Design axi_lite_slave, start of the top module:
module axi_lite_slave (
    input  logic        aclk,
    input  logic        aresetn,
    input  logic        awvalid,
    output logic        awready,
    input  logic [31:0] awaddr,
    input  logic        wvalid,
    output logic        wready,
    input  logic [31:0] wdata,
    input  logic [3:0]  wstrb,
    output logic        bvalid,
    input  logic        bready,
    output logic [1:0]  bresp,
    input  logic        arvalid,
    output logic        arready,
    input  logic [31:0] araddr,
    output logic        rvalid,
    input  logic        rready,
    output logic [31:0] rdata,
    output logic [1:0]  rresp
);
Size in the first run: about 560 flip-flops, ~150 I/O pins, roughly 0.025 mm^2 of cells after synthesis.
==> flow/config.mk <==
export PLATFORM = sky130hd
export DESIGN_NAME = axi_lite_slave
export DESIGN_NICKNAME = axi_lite_slave
export VERILOG_FILES = /design/flow/design.v
export SDC_FILE = /design/flow/constraint.sdc
export NUM_CORES = 4
export LEC_CHECK = 0
export ABC_AREA = 1
export CAP_MARGIN = 20
export CORE_MARGIN = 2
export CORE_UTILIZATION = 35
export HOLD_SLACK_MARGIN = 0.05
export PLACE_DENSITY = 0.6
export SLEW_MARGIN = 20
==> flow/constraint.sdc <==
create_clock -name core_clock -period 2.47 [get_ports {aclk}]
set_input_delay 0.4940 -clock core_clock [delete_from_list [all_inputs] [get_ports {aclk}]]
set_output_delay 0.4940 -clock core_clock [all_outputs]
set_load 0.01 [all_outputs]
run.sh (not shown) runs the stock make flow with config.mk's settings and CLKGATE_MAP_FILE=.
Then changed:
- CORE_UTILIZATION: 35 -> 72
- CTS_CLUSTER_SIZE: not set -> 41
- HOLD_SLACK_MARGIN: 0.05 -> 0.3
- PLACE_DENSITY: 0.6 -> 0.78
- SETUP_SLACK_MARGIN: not set -> -0.13
- clock period: 2.47 -> 1.37 ns (I/O delays scaled with it)
The changed run produced a layout that fails on negative setup slack. Worst hold slack is worse by 0.042 ns. Via count grows by 22%. Clock-buffer cell count is lower by 17.
Then changed:
- ABC_AREA: 1 -> 0
- CORE_UTILIZATION: 72 -> 58
- CTS_CLUSTER_SIZE: 41 -> not set
- HOLD_SLACK_MARGIN: 0.3 -> 0.05
- PLACE_DENSITY: 0.78 -> 0.6
- SETUP_SLACK_MARGIN: -0.13 -> not set
- clock period: 1.37 -> 2.46 ns (I/O delays scaled with it)
Outcome:
- With this change the flow passed the timing, design-rule and antenna checks
- wire length goes down by about a fifth
- clock skew goes down by 0.010 ns
- fmax goes down by a quarter to a third
- count of clock-buffer cells in the layout goes up by 15
- worst setup slack improves by 0.50 ns
- clock power goes down by well over a third
- worst hold slack improves by 0.082 ns
- power goes down by well over a third
- via count goes down by a quarter to a third
Then changed:
- ABC_AREA: 0 -> not set
- CORE_UTILIZATION: 58 -> 72
- HOLD_SLACK_MARGIN: 0.05 -> not set
- PLACE_DENSITY: 0.6 -> not set
- SETUP_SLACK_MARGIN: not set -> -0.13
- clock period: 2.46 -> 1.7 ns (I/O delays scaled with it)
What happened: The new run completed, yet does not pass: negative setup slack; total power climbs by 42%; non-clock buffer count climbs by 109; worst setup slack loses 0.37 ns; cell area climbs by 3.7%; worst hold slack loses 0.20 ns; via count climbs by 16%; sequential power climbs by 46%; wire length climbs by 21%.


axi_lite_slave again, from the RTL that the note above started with.
==> flow/config.mk <==
export PLATFORM = sky130hd
export DESIGN_NAME = axi_lite_slave
export DESIGN_NICKNAME = axi_lite_slave
export VERILOG_FILES = /design/flow/design.v
export SDC_FILE = /design/flow/constraint.sdc
export NUM_CORES = 4
export LEC_CHECK = 0
export ABC_AREA = 1
export CAP_MARGIN = 20
export CELL_PAD_IN_SITES_DETAIL_PLACEMENT = 2
export CELL_PAD_IN_SITES_GLOBAL_PLACEMENT = 1
export CORE_MARGIN = 2
export CORE_UTILIZATION = 50
export GPL_TIMING_DRIVEN = 0
export HOLD_SLACK_MARGIN = 0.14
export PLACE_DENSITY_LB_ADDON = 0.19
export SLEW_MARGIN = 20
export TNS_END_PERCENT = 15
==> flow/constraint.sdc <==
create_clock -name core_clock -period 1.42 [get_ports {aclk}]
set_input_delay 0.2840 -clock core_clock [delete_from_list [all_inputs] [get_ports {aclk}]]
set_output_delay 0.2840 -clock core_clock [all_outputs]
set_load 0.01 [all_outputs]
The first run aborted during 3_5_place_dp on DPL-0033.
Then changed:
Settings changed: CAP_MARGIN 20 to 15, CELL_PAD_IN_SITES_DETAIL_PLACEMENT 2 to default, CELL_PAD_IN_SITES_GLOBAL_PLACEMENT 1 to default, CORE_UTILIZATION 50 to 72, CTS_CLUSTER_DIAMETER from default to 234, GPL_TIMING_DRIVEN 0 to default, HOLD_SLACK_MARGIN 0.14 to -0.1, PLACE_DENSITY from default to 0.64, PLACE_DENSITY_LB_ADDON 0.19 to default, SETUP_SLACK_MARGIN from default to -0.09, TNS_END_PERCENT 15 to default.
Clock period 1.42 ns to 1.37 ns, I/O delays scaled along.
- This time the run finished with negative setup slack left
- die size shrinks by 30%
- area after synthesis does not change
- synthesized cell count does not change


axi_lite_slave again, from the RTL that the note above started with.
clock: 1.4 ns
lec_check: 0
abc_area: 1
cap_margin: 20
core_margin: 2
core_utilization: 50
hold_slack_margin: 0.05
place_density: 0.6
slew_margin: 20
The first run finished but failed the layout checks on setup timing.
Rerun with:
CORE_UTILIZATION = 72   (was 50)
CTS_CLUSTER_DIAMETER = 234   (was not set)
HOLD_SLACK_MARGIN = 0.3   (was 0.05)
PLACE_DENSITY = 0.64   (was 0.6)
SETUP_SLACK_MARGIN = -0.09   (was not set)
clock period = 1.37 ns   (was 1.4 ns; I/O delays follow)
After rerunning:
- The new run finished but failed the layout checks on setup timing
- routed wire length increases by 6.7%
- combinational power went up by 5.2%
- sequential share of layout area is higher by 1.7 points
- first-iteration DRC count came out higher by 72%
- global-route usage grows by 14 points
- area after synthesis does not change
- utilization is higher by 26 points
- design area came out lower by 3.6%
- setup slack got worse by 150 ps
- clock skew falls by 8.1 ps
Rerun with:
CELL_PAD_IN_SITES_DETAIL_PLACEMENT = 2   (was not set)
CELL_PAD_IN_SITES_GLOBAL_PLACEMENT = 3   (was not set)
CORE_UTILIZATION = 50   (was 72)
CTS_CLUSTER_DIAMETER = not set   (was 234)
GPL_TIMING_DRIVEN = 0   (was not set)
HOLD_SLACK_MARGIN = 0.14   (was 0.3)
PLACE_DENSITY = 0.6   (was 0.64)
SETUP_SLACK_MARGIN = not set   (was -0.09)
clock period = 1.42 ns   (was 1.37 ns; I/O delays follow)
After rerunning:
- With this change the flow stopped in global placement without I/O (3_1_place_gp_skip_io)
- area after synthesis stays the same
- die size went up by well over a third
- synthesized cell count stays the same
Rerun with:
CELL_PAD_IN_SITES_DETAIL_PLACEMENT = not set   (was 2)
CELL_PAD_IN_SITES_GLOBAL_PLACEMENT = not set   (was 3)
CORE_UTILIZATION = 72   (was 50)
CTS_CLUSTER_SIZE = 41   (was not set)
GPL_TIMING_DRIVEN = not set   (was 0)
HOLD_SLACK_MARGIN = 0.26   (was 0.14)
PLACE_DENSITY = 0.78   (was 0.6)
SETUP_SLACK_MARGIN = -0.13   (was not set)
clock period = 1.37 ns   (was 1.42 ns; I/O delays follow)
With this change the flow completed, yet does not pass: setup timing.
Die area drops by 30%.
Synthesized cell count is unchanged.
Synthesized area does not change.
Rerun with:
CORE_UTILIZATION = 50   (was 72)
CTS_CLUSTER_SIZE = not set   (was 41)
HOLD_SLACK_MARGIN = 0.05   (was 0.26)
PLACE_DENSITY = 0.6   (was 0.78)
SETUP_SLACK_MARGIN = not set   (was -0.13)
clock period = 2.47 ns   (was 1.37 ns; I/O delays follow)
After rerunning: The changed run produced a clean layout. Sequential cell count does not change. Total power shrinks by 47%. Worst setup slack gets better by 610 ps. Routed wire length goes down by 18%.


axi_lite_slave again, from the RTL that the note above started with.
make LEC_CHECK=0 ABC_AREA=1 CAP_MARGIN=20 CORE_MARGIN=2 CORE_UTILIZATION=70 CTS_CLUSTER_DIAMETER=234 HOLD_SLACK_MARGIN=0.05 PLACE_DENSITY=0.6 SETUP_SLACK_MARGIN=-0.09 SLEW_MARGIN=20 finish   # period 1.37 ns
The first run completed and failed the layout checks on setup timing.
Edit:
Settings changed: CORE_UTILIZATION 70 to 72, CTS_CLUSTER_DIAMETER 234 to 399, CTS_CLUSTER_SIZE set to 10, SETUP_SLACK_MARGIN -0.09 to not set, TNS_END_PERCENT set to 5.
Clock period 1.37 ns to 2.3 ns, I/O delays scaled along.
After rerunning:
- With this change the flow produced a clean layout
- cell area fell by 8.9%
- clock skew fell by 15 ps
- critical path depth fell by 7
- routed wire length fell by 19%
- final cell count fell by 3.3%
Power figures rest on the tool's default switching activity, not on a simulated workload.
